==> v10 <==
## ALU
module ALU(
    clk,
    rst_n,
    valid,
    ready,
    mode,
    in_A,
    in_B,
    out
);
    input         clk, rst_n;
    input         valid;
    input  [1:0]  mode;  
    output        ready;
    input  [31:0] in_A, in_B;
    output [63:0] out;
    parameter IDLE = 3'd0;
    parameter MUL  = 3'd1;
    parameter DIV  = 3'd2;
    parameter AND  = 3'd3;
    parameter AVG  = 3'd4;
    parameter OUT  = 3'd5;
    reg  [ 2:0] state, state_nxt;
    reg  [ 4:0] counter, counter_nxt;
    reg  [64:0] shreg, shreg_nxt;  
    reg  [31:0] alu_in, alu_in_nxt;
    reg  [32:0] alu_out;
    reg         ready_;
    assign ready = ready_;
    assign out = shreg[63:0];
    always @(*) begin
        case(state)
            IDLE: begin
                if (valid) 
                    case (mode)
                        0 : state_nxt = MUL;
                        1 : state_nxt = DIV;
                        2 : state_nxt = AND;
                        3 : state_nxt = AVG;
                    endcase
                else state_nxt = IDLE;
            end
            MUL : state_nxt = (counter != 31) ? MUL : OUT;
            DIV : state_nxt = (counter != 31) ? DIV : OUT;
            AND : state_nxt = OUT;
            AVG : state_nxt = OUT;
            OUT : state_nxt = IDLE;
            default : state_nxt = IDLE;
        endcase
    end
    always @(*) begin
        if ((state == MUL) || (state == DIV)) counter_nxt = counter + 1; 
        else                                  counter_nxt = 0;
    end
    always @(*) begin
        case(state)
            IDLE: begin
  ...
clock: 6.94 ns
lec_check: 0
cap_margin: 20
core_margin: 2
core_utilization: 72
cts_cluster_diameter: 27
cts_cluster_size: 37
place_density_lb_addon: 0.19
setup_slack_margin: 2.04
slew_margin: 20
run.sh (not shown) runs the stock make flow with config.mk's settings and CLKGATE_MAP_FILE=.
==> inputs of v30, as changes to v10 <==
Settings changed: ABC_AREA from default to 1, CORE_UTILIZATION 72 to 59, CTS_CLUSTER_DIAMETER 27 to 388, CTS_CLUSTER_SIZE 37 to 98, GPL_ROUTABILITY_DRIVEN from default to 0, PLACE_DENSITY_LB_ADDON 0.19 to default, SETUP_SLACK_MARGIN 2.04 to default, TNS_END_PERCENT from default to 10.
==> flow/constraint.sdc (replaced) <==
create_clock -name core_clock -period 10.0 [get_ports {clk}]
set_input_delay 2.0000 -clock core_clock [delete_from_list [all_inputs] [get_ports {clk}]]
set_output_delay 2.0000 -clock core_clock [all_outputs]
set_load 0.01 [all_outputs]
==> inputs of v5, as changes to v10 <==
Settings changed: CORE_UTILIZATION 72 to 70, CTS_CLUSTER_DIAMETER 27 to default, CTS_CLUSTER_SIZE 37 to 88, PLACE_DENSITY_LB_ADDON 0.19 to default, SETUP_SLACK_MARGIN 2.04 to default.
==> flow/constraint.sdc (replaced) <==
create_clock -name core_clock -period 3.59 [get_ports {clk}]
set_input_delay 0.7180 -clock core_clock [delete_from_list [all_inputs] [get_ports {clk}]]
set_output_delay 0.7180 -clock core_clock [all_outputs]
set_load 0.01 [all_outputs]
==> results <==
Of v10 and v30, v30 has the higher wire length (gap 18%, measured against v30). Between v10 and v30, the lower sequential share of layout area is in v30 (gap 2.8 points). Between v30 and v10, the lower combinational power is in v30 (gap 31%, measured against v10). Between v30 and v10, the lower register-to-register slack is in v10 (gap 4000 ps). v10 completed without violations. v5 did not get past 5_1_grt. v30 completed with no timing, DRC or antenna violations.


==> tundra <==
==> flow/design.v <==
module ALU(
    clk,
    rst_n,
    valid,
    ready,
    mode,
    in_A,
    in_B,
    out
);
    input         clk, rst_n;
    input         valid;
    input  [1:0]  mode;  
    output        ready;
    input  [31:0] in_A, in_B;
    output [63:0] out;
    parameter IDLE = 3'd0;
    parameter MUL  = 3'd1;
    parameter DIV  = 3'd2;
    parameter AND  = 3'd3;
    parameter AVG  = 3'd4;
    parameter OUT  = 3'd5;
    reg  [ 2:0] state, state_nxt;
    reg  [ 4:0] counter, counter_nxt;
    reg  [64:0] shreg, shreg_nxt;  
    reg  [31:0] alu_in, alu_in_nxt;
    reg  [32:0] alu_out;
    reg         ready_;
    assign ready = ready_;
    assign out = shreg[63:0];
    always @(*) begin
        case(state)
            IDLE: begin
                if (valid) 
                    case (mode)
                        0 : state_nxt = MUL;
                        1 : state_nxt = DIV;
                        2 : state_nxt = AND;
                        3 : state_nxt = AVG;
                    endcase
                else state_nxt = IDLE;
            end
            MUL : state_nxt = (counter != 31) ? MUL : OUT;
            DIV : state_nxt = (counter != 31) ? DIV : OUT;
            AND : state_nxt = OUT;
            AVG : state_nxt = OUT;
            OUT : state_nxt = IDLE;
            default : state_nxt = IDLE;
        endcase
    end
    always @(*) begin
        if ((state == MUL) || (state == DIV)) counter_nxt = counter + 1; 
        else                                  counter_nxt = 0;
    end
    always @(*) begin
        case(state)
            IDLE: begin
                if (valid) alu_in_nxt = in_B;
                else       alu_in_nxt = 0;
            end
            OUT : alu_in_nxt = 0;
            default: alu_in_nxt = alu_in;
        endcase
    end
    always @(*) begin
        case (state)
            MUL : begin
                if (shreg[0]) alu_out = shreg[63:32] + alu_in;
                else          alu_out = shreg[63:32];
            end
            DIV : alu_out = shreg[64:32] - {1'b0, alu_in};
            AND : alu_out = shreg[31:0] & alu_in;
            AVG : alu_out = (shreg[31:0] + alu_in) >> 1;
            default alu_out = 0;
        endcase
    end
    always @(*) begin
        case (state)
            IDLE: begin
                if (valid) begin
                    shreg_nxt = {33'b0, in_A};
                    if (state_nxt == DIV) shreg_nxt = shreg_nxt << 1;                 
                end
                else shreg_nxt = 0;
            end
            MUL : shreg_nxt = {1'b0, alu_out, shreg[31:1]};
            DIV : begin
                if (shreg[64:32] < {1'b0, alu_in}) shreg_nxt = shreg << 1;
                else                      shreg_nxt = {alu_out[31:0], shreg[31:0], 1'b1};
                if (counter == 31) shreg_nxt = {1'b0, shreg_nxt[64:33], shreg_nxt[31:0]};
            end
            AND : shreg_nxt = {32'b0, alu_out};
            AVG : shreg_nxt = {32'b0, alu_out};
            OUT : shreg_nxt = 0;
            default : shreg_nxt = 0;
        endcase
    end
    always @(posedge clk or negedge rst_n) begin
        if (!rst_n) begin
            state   <= IDLE;
            counter <= 0;
            shreg   <= 0;
            alu_in  <= 0;
            ready_  <= 0;
        end
        else begin
            state   <= state_nxt;
            counter <= counter_nxt;
            shreg   <= shreg_nxt;
            alu_in  <= alu_in_nxt;
            ready_  <= (state_nxt == OUT) ? 1 : 0;
        end
    end
endmodule
==> flow/run.sh <==
#!/bin/bash
# the make line also repeats each setting of config.mk as NAME=value (left out here)
make -C /OpenROAD-flow-scripts/flow DESIGN_CONFIG=/design/flow/config.mk WORK_HOME=/design/flow/orfs CLKGATE_MAP_FILE= finish
==> flow/config.mk <==
export PLATFORM = sky130hd
export DESIGN_NAME = ALU
export DESIGN_NICKNAME = ALU
export VERILOG_FILES = /design/flow/design.v
export SDC_FILE = /design/flow/constraint.sdc
export NUM_CORES = 4
export LEC_CHECK = 0
export CAP_MARGIN = 15
export CORE_MARGIN = 2
export CORE_UTILIZATION = 69
export CTS_CLUSTER_SIZE = 89
export HOLD_SLACK_MARGIN = 0.29
export SLEW_MARGIN = 20
==> flow/constraint.sdc <==
create_clock -name core_clock -period 3.55 [get_ports {clk}]
set_input_delay 0.7100 -clock core_clock [delete_from_list [all_inputs] [get_ports {clk}]]
set_output_delay 0.7100 -clock core_clock [all_outputs]
set_load 0.01 [all_outputs]
==> delta (differences from tundra) <==
- CAP_MARGIN: 15 -> 20
- CORE_UTILIZATION: 69 -> 72
- CTS_CLUSTER_SIZE: 89 -> 36
- HOLD_SLACK_MARGIN: 0.29 -> -0.1
- PLACE_DENSITY: unset -> 0.78
==> flow/constraint.sdc (replaced) <==
create_clock -name core_clock -period 3.96 [get_ports {clk}]
set_input_delay 0.7920 -clock core_clock [delete_from_list [all_inputs] [get_ports {clk}]]
set_output_delay 0.7920 -clock core_clock [all_outputs]
set_load 0.01 [all_outputs]
==> results <==
                                                                                     tundra            delta
Number of well taps                                                                      225              220
Met3 track demand over resource                                                        20.2%            18.1%
Clock edge transition at the registers on the reported setup and hold paths          0.10 ns          0.09 ns
Run status                                                                   failed layout checks  failed layout checks
Violated checks                                                                 setup timing     setup timing
Clock tree skew after final layout                                                 0.0171 ns        0.0167 ns
Count of vias placed by the detailed router                                           15,900           13,800
Power dissipated by switching net loads                                            0.00771 W        0.00587 W
Worst slew margin                                                                      26.5%            26.7%
Number of warnings in the stage logs                                                      61               60
Count of standard-cell rows                                                               48               47
Length of routed wiring on met1                                                    17,700 um        16,100 um
Number of global-route vias before repair                                             14,100           13,200
Number of iterations in the first detailed-routing pass                                   13               14
Switching fraction of total power                                                      52.1%            53.2%
Post-route setup TNS                                                                -1.63 ns       -0.0947 ns
Final layout net count                                                                 1,950            1,776
Core area                                                                        17,300 um^2      16,600 um^2
Power is estimated from default activity; no workload was simulated.
